==> job 3362 <==
==> flow/design.v (excerpt) <==
module FreqCounter(
	 input clock,
	 input reset,
	 input IPS_left,
     input IPS_mid,
     input IPS_right,
	 input signalleftred,
	 input signalleftblue,
	 input signalrightred,
	 input signalrightblue,	 
	 output right_red,
	 output left_red,
	 output left_forward,
     output left_backward,
     output right_forward,
     output right_backward,
	 output a, b, c, d, e, f, g,  
     output [3:0]an
    );
parameter countToR = 53711;  
parameter countToL = 53711;  
parameter Delay = 195313;  
reg [15:0] right_red_freq_count;
reg [15:0] left_red_freq_count;
reg [15:0] right_blue_freq_count;
reg [15:0] left_blue_freq_count;
reg [15:0] freq_outR;
reg [15:0] freqHold0R;
reg [15:0] freqHold1R;
reg [15:0] freqHold2R;
reg [15:0] freqHold3R;
reg [15:0] freqHold4R;
reg [15:0] freqHold5R;
reg [15:0] freqHold6R;
reg [15:0] freqHold7R;
reg [15:0] freqHold8R;
reg [15:0] freqHold9R;
reg [15:0] freqHold10R;
reg [15:0] freqHold11R;
reg [15:0] freqHold12R;
reg [15:0] freqHold13R;
reg [15:0] freqHold14R;
reg [15:0] freqHold15R;
reg [15:0] freq_outL;
reg [15:0] freqHold0L;
reg [15:0] freqHold1L;
reg [15:0] freqHold2L;
reg [15:0] freqHold3L;
reg [15:0] freqHold4L;
reg [15:0] freqHold5L;
reg [15:0] freqHold6L;
reg [15:0] freqHold7L;
reg [15:0] freqHold8L;
reg [15:0] freqHold9L;
reg [15:0] freqHold10L;
reg [15:0] freqHold11L;
  ...
Settings: LEC_CHECK=0, ABC_AREA=1, CAP_MARGIN=5, CORE_MARGIN=2, CORE_UTILIZATION=72, CTS_CLUSTER_DIAMETER=359, CTS_CLUSTER_SIZE=14, HOLD_SLACK_MARGIN=-0.08, SETUP_SLACK_MARGIN=0.94, SLEW_MARGIN=20; clock period 8.15 ns.
run.sh (not shown) runs the stock make flow with config.mk's settings and CLKGATE_MAP_FILE=.
==> job 2140: changes against job 3362 <==
==> flow/config.mk (replaced) <==
export PLATFORM = sky130hd
export DESIGN_NAME = FreqCounter
export DESIGN_NICKNAME = FreqCounter
export VERILOG_FILES = /design/flow/design.v
export SDC_FILE = /design/flow/constraint.sdc
export NUM_CORES = 4
export LEC_CHECK = 0
export CAP_MARGIN = 20
export CORE_MARGIN = 2
export CORE_UTILIZATION = 70
export SLEW_MARGIN = 20
==> flow/constraint.sdc (replaced) <==
create_clock -name core_clock -period 6.16 [get_ports {clock}]
set_input_delay 1.2320 -clock core_clock [delete_from_list [all_inputs] [get_ports {clock}]]
set_output_delay 1.2320 -clock core_clock [all_outputs]
set_load 0.01 [all_outputs]
==> reports/metrics.csv <==
stage,metric,value,unit
synth,summed instance area of the synthesized netlist,26020,um^2
floorplan,overall chip area,38730,um^2
detailed_routing,iteration-0 DRC count of the detailed router,1250,
final_timing,worst setup margin,-0.1323,ns
setup_path,start of the worst register-to-register path,fcountL[0],
final_timing,final number of setup-violating endpoints,1,
run_status,Failed Checks,negative setup slack,
final_timing,actual slew at the worst max-slew pin,1.008,ns
setup_path,path length in cells of the critical path,25,
power_and_ir_drop,clock network power consumption,3130,uW
run_status,run status,finished with violations,
synth,"mux frac, synth",5.458,%
cts,setup fix buffers added after clock tree synthesis,15,
power_and_ir_drop,peak ir drop on the vdd network,0.0002616,V
Source of the figures above: job 2140

==> reports/metrics.csv <==
stage,metric,value,unit
setup_path,start of the worst register-to-register path,fcountR[0],
synth,summed instance area of the synthesized netlist,28390,um^2
cts,setup fix buffers added after clock tree synthesis,0,
power_and_ir_drop,clock network power consumption,1720,uW
run_status,run status,no timing/DRC/antenna violations,
synth,"mux frac, synth",0.07051,%
final_timing,actual slew at the worst max-slew pin,1.021,ns
power_and_ir_drop,peak ir drop on the vdd network,0.0002170,V
Source of the figures above: job 3362


---

==> inputs of 10-24 <==
FreqCounter again, from the RTL that the note above started with.
Design FreqCounter, start of the top module:
module FreqCounter(
	 input clock,
	 input reset,
	 input IPS_left,
     input IPS_mid,
     input IPS_right,
	 input signalleftred,
	 input signalleftblue,
	 input signalrightred,
	 input signalrightblue,	 
	 output right_red,
	 output left_red,
	 output left_forward,
     output left_backward,
     output right_forward,
     output right_backward,
	 output a, b, c, d, e, f, g,  
     output [3:0]an
    );
parameter countToR = 53711;  
parameter countToL = 53711;  
parameter Delay = 195313;  
reg [15:0] right_red_freq_count;
reg [15:0] left_red_freq_count;
reg [15:0] right_blue_freq_count;
reg [15:0] left_blue_freq_count;
reg [15:0] freq_outR;
reg [15:0] freqHold0R;
reg [15:0] freqHold1R;
reg [15:0] freqHold2R;
reg [15:0] freqHold3R;
reg [15:0] freqHold4R;
reg [15:0] freqHold5R;
reg [15:0] freqHold6R;
reg [15:0] freqHold7R;
reg [15:0] freqHold8R;
reg [15:0] freqHold9R;
reg [15:0] freqHold10R;
reg [15:0] freqHold11R;
reg [15:0] freqHold12R;
reg [15:0] freqHold13R;
  ...
clock: 5.89 ns
lec_check: 0
cap_margin: 20
cell_pad_in_sites_detail_placement: 2
core_aspect_ratio: 1.01
core_margin: 9
core_utilization: 68
cts_cluster_diameter: 245
cts_cluster_size: 90
gpl_routability_driven: 0
hold_slack_margin: 0.05
max_routing_layer: met5
min_routing_layer: met2
setup_slack_margin: 1.54
slew_margin: 25
tns_end_percent: 10
==> inputs of 07-13, as changes to 10-24 <==
==> flow/config.mk (replaced) <==
export PLATFORM = sky130hd
export DESIGN_NAME = FreqCounter
export DESIGN_NICKNAME = FreqCounter
export VERILOG_FILES = /design/flow/design.v
export SDC_FILE = /design/flow/constraint.sdc
export NUM_CORES = 4
export LEC_CHECK = 0
export CAP_MARGIN = 20
export CORE_MARGIN = 2
export CORE_UTILIZATION = 67
export SETUP_SLACK_MARGIN = 1.8
export SLEW_MARGIN = 20
==> flow/constraint.sdc (replaced) <==
create_clock -name core_clock -period 6.53 [get_ports {clock}]
set_input_delay 1.3060 -clock core_clock [delete_from_list [all_inputs] [get_ports {clock}]]
set_output_delay 1.3060 -clock core_clock [all_outputs]
set_load 0.01 [all_outputs]
==> inputs of 05-23, as changes to 10-24 <==
==> flow/config.mk (replaced) <==
export PLATFORM = sky130hd
export DESIGN_NAME = FreqCounter
export DESIGN_NICKNAME = FreqCounter
export VERILOG_FILES = /design/flow/design.v
export SDC_FILE = /design/flow/constraint.sdc
export NUM_CORES = 4
export LEC_CHECK = 0
export ABC_AREA = 1
export CAP_MARGIN = 20
export CORE_MARGIN = 2
export CORE_UTILIZATION = 69
export SLEW_MARGIN = 20
export TNS_END_PERCENT = 5
==> flow/constraint.sdc (replaced) <==
create_clock -name core_clock -period 5.8 [get_ports {clock}]
set_input_delay 1.1600 -clock core_clock [delete_from_list [all_inputs] [get_ports {clock}]]
set_output_delay 1.1600 -clock core_clock [all_outputs]
set_load 0.01 [all_outputs]
==> inputs of 09-14, as changes to 10-24 <==
==> flow/config.mk (replaced) <==
export PLATFORM = sky130hd
export DESIGN_NAME = FreqCounter
export DESIGN_NICKNAME = FreqCounter
export VERILOG_FILES = /design/flow/design.v
export SDC_FILE = /design/flow/constraint.sdc
export NUM_CORES = 4
export LEC_CHECK = 0
export ABC_AREA = 1
export CAP_MARGIN = 20
export CORE_MARGIN = 2
export CORE_UTILIZATION = 72
export CTS_CLUSTER_DIAMETER = 359
export CTS_CLUSTER_SIZE = 14
export SETUP_SLACK_MARGIN = 0.94
export SLEW_MARGIN = 20
==> flow/constraint.sdc (replaced) <==
create_clock -name core_clock -period 8.15 [get_ports {clock}]
set_input_delay 1.6300 -clock core_clock [delete_from_list [all_inputs] [get_ports {clock}]]
set_output_delay 1.6300 -clock core_clock [all_outputs]
set_load 0.01 [all_outputs]
==> qor summary <==
Outcome: 07-13 finished clean; 05-23 finished clean; 09-14 finished clean; 10-24 stopped before the end
Stage where the flow stopped: 07-13 -; 05-23 -; 09-14 -; 10-24 detailed placement
Xor/xnor cell area share of the yosys netlist: 07-13 4.21%; 05-23 3.24%; 09-14 3.24%; 10-24 4.21%
Residual DRC: 07-13 0; 05-23 0; 09-14 0; 10-24 -
Class of the most critical setup path: 07-13 register to register; 05-23 register to register; 09-14 input pin to register; 10-24 -
Final ANT Viol Nets: 07-13 0; 05-23 0; 09-14 0; 10-24 -
Residual overflow from global routing: 07-13 0; 05-23 0; 09-14 0; 10-24 -
Worst-path clk slew: 07-13 0.07 ns; 05-23 0.06 ns; 09-14 0.06 ns; 10-24 -
Pin slew with the least headroom to its limit: 07-13 1.16 ns; 05-23 1.06 ns; 09-14 1.02 ns; 10-24 -
Combinational Power Share: 07-13 10.6%; 05-23 43.2%; 09-14 40.4%; 10-24 -
Syn avg cell area: 07-13 9.40 um2; 05-23 7.57 um2; 09-14 7.57 um2; 10-24 9.40 um2
Flop share of the area: 07-13 31.5%; 05-23 29.6%; 09-14 32.1%; 10-24 -
Crit-path max cell delay: 07-13 0.51 ns; 05-23 0.53 ns; 09-14 0.56 ns; 10-24 -
Met2 layer usage reported by global route: 07-13 51.5%; 05-23 60.3%; 09-14 59.4%; 10-24 -
Post-CTS resize count: 07-13 84; 05-23 23; 09-14 0; 10-24 -
Power is estimated from default activity; no workload was simulated.
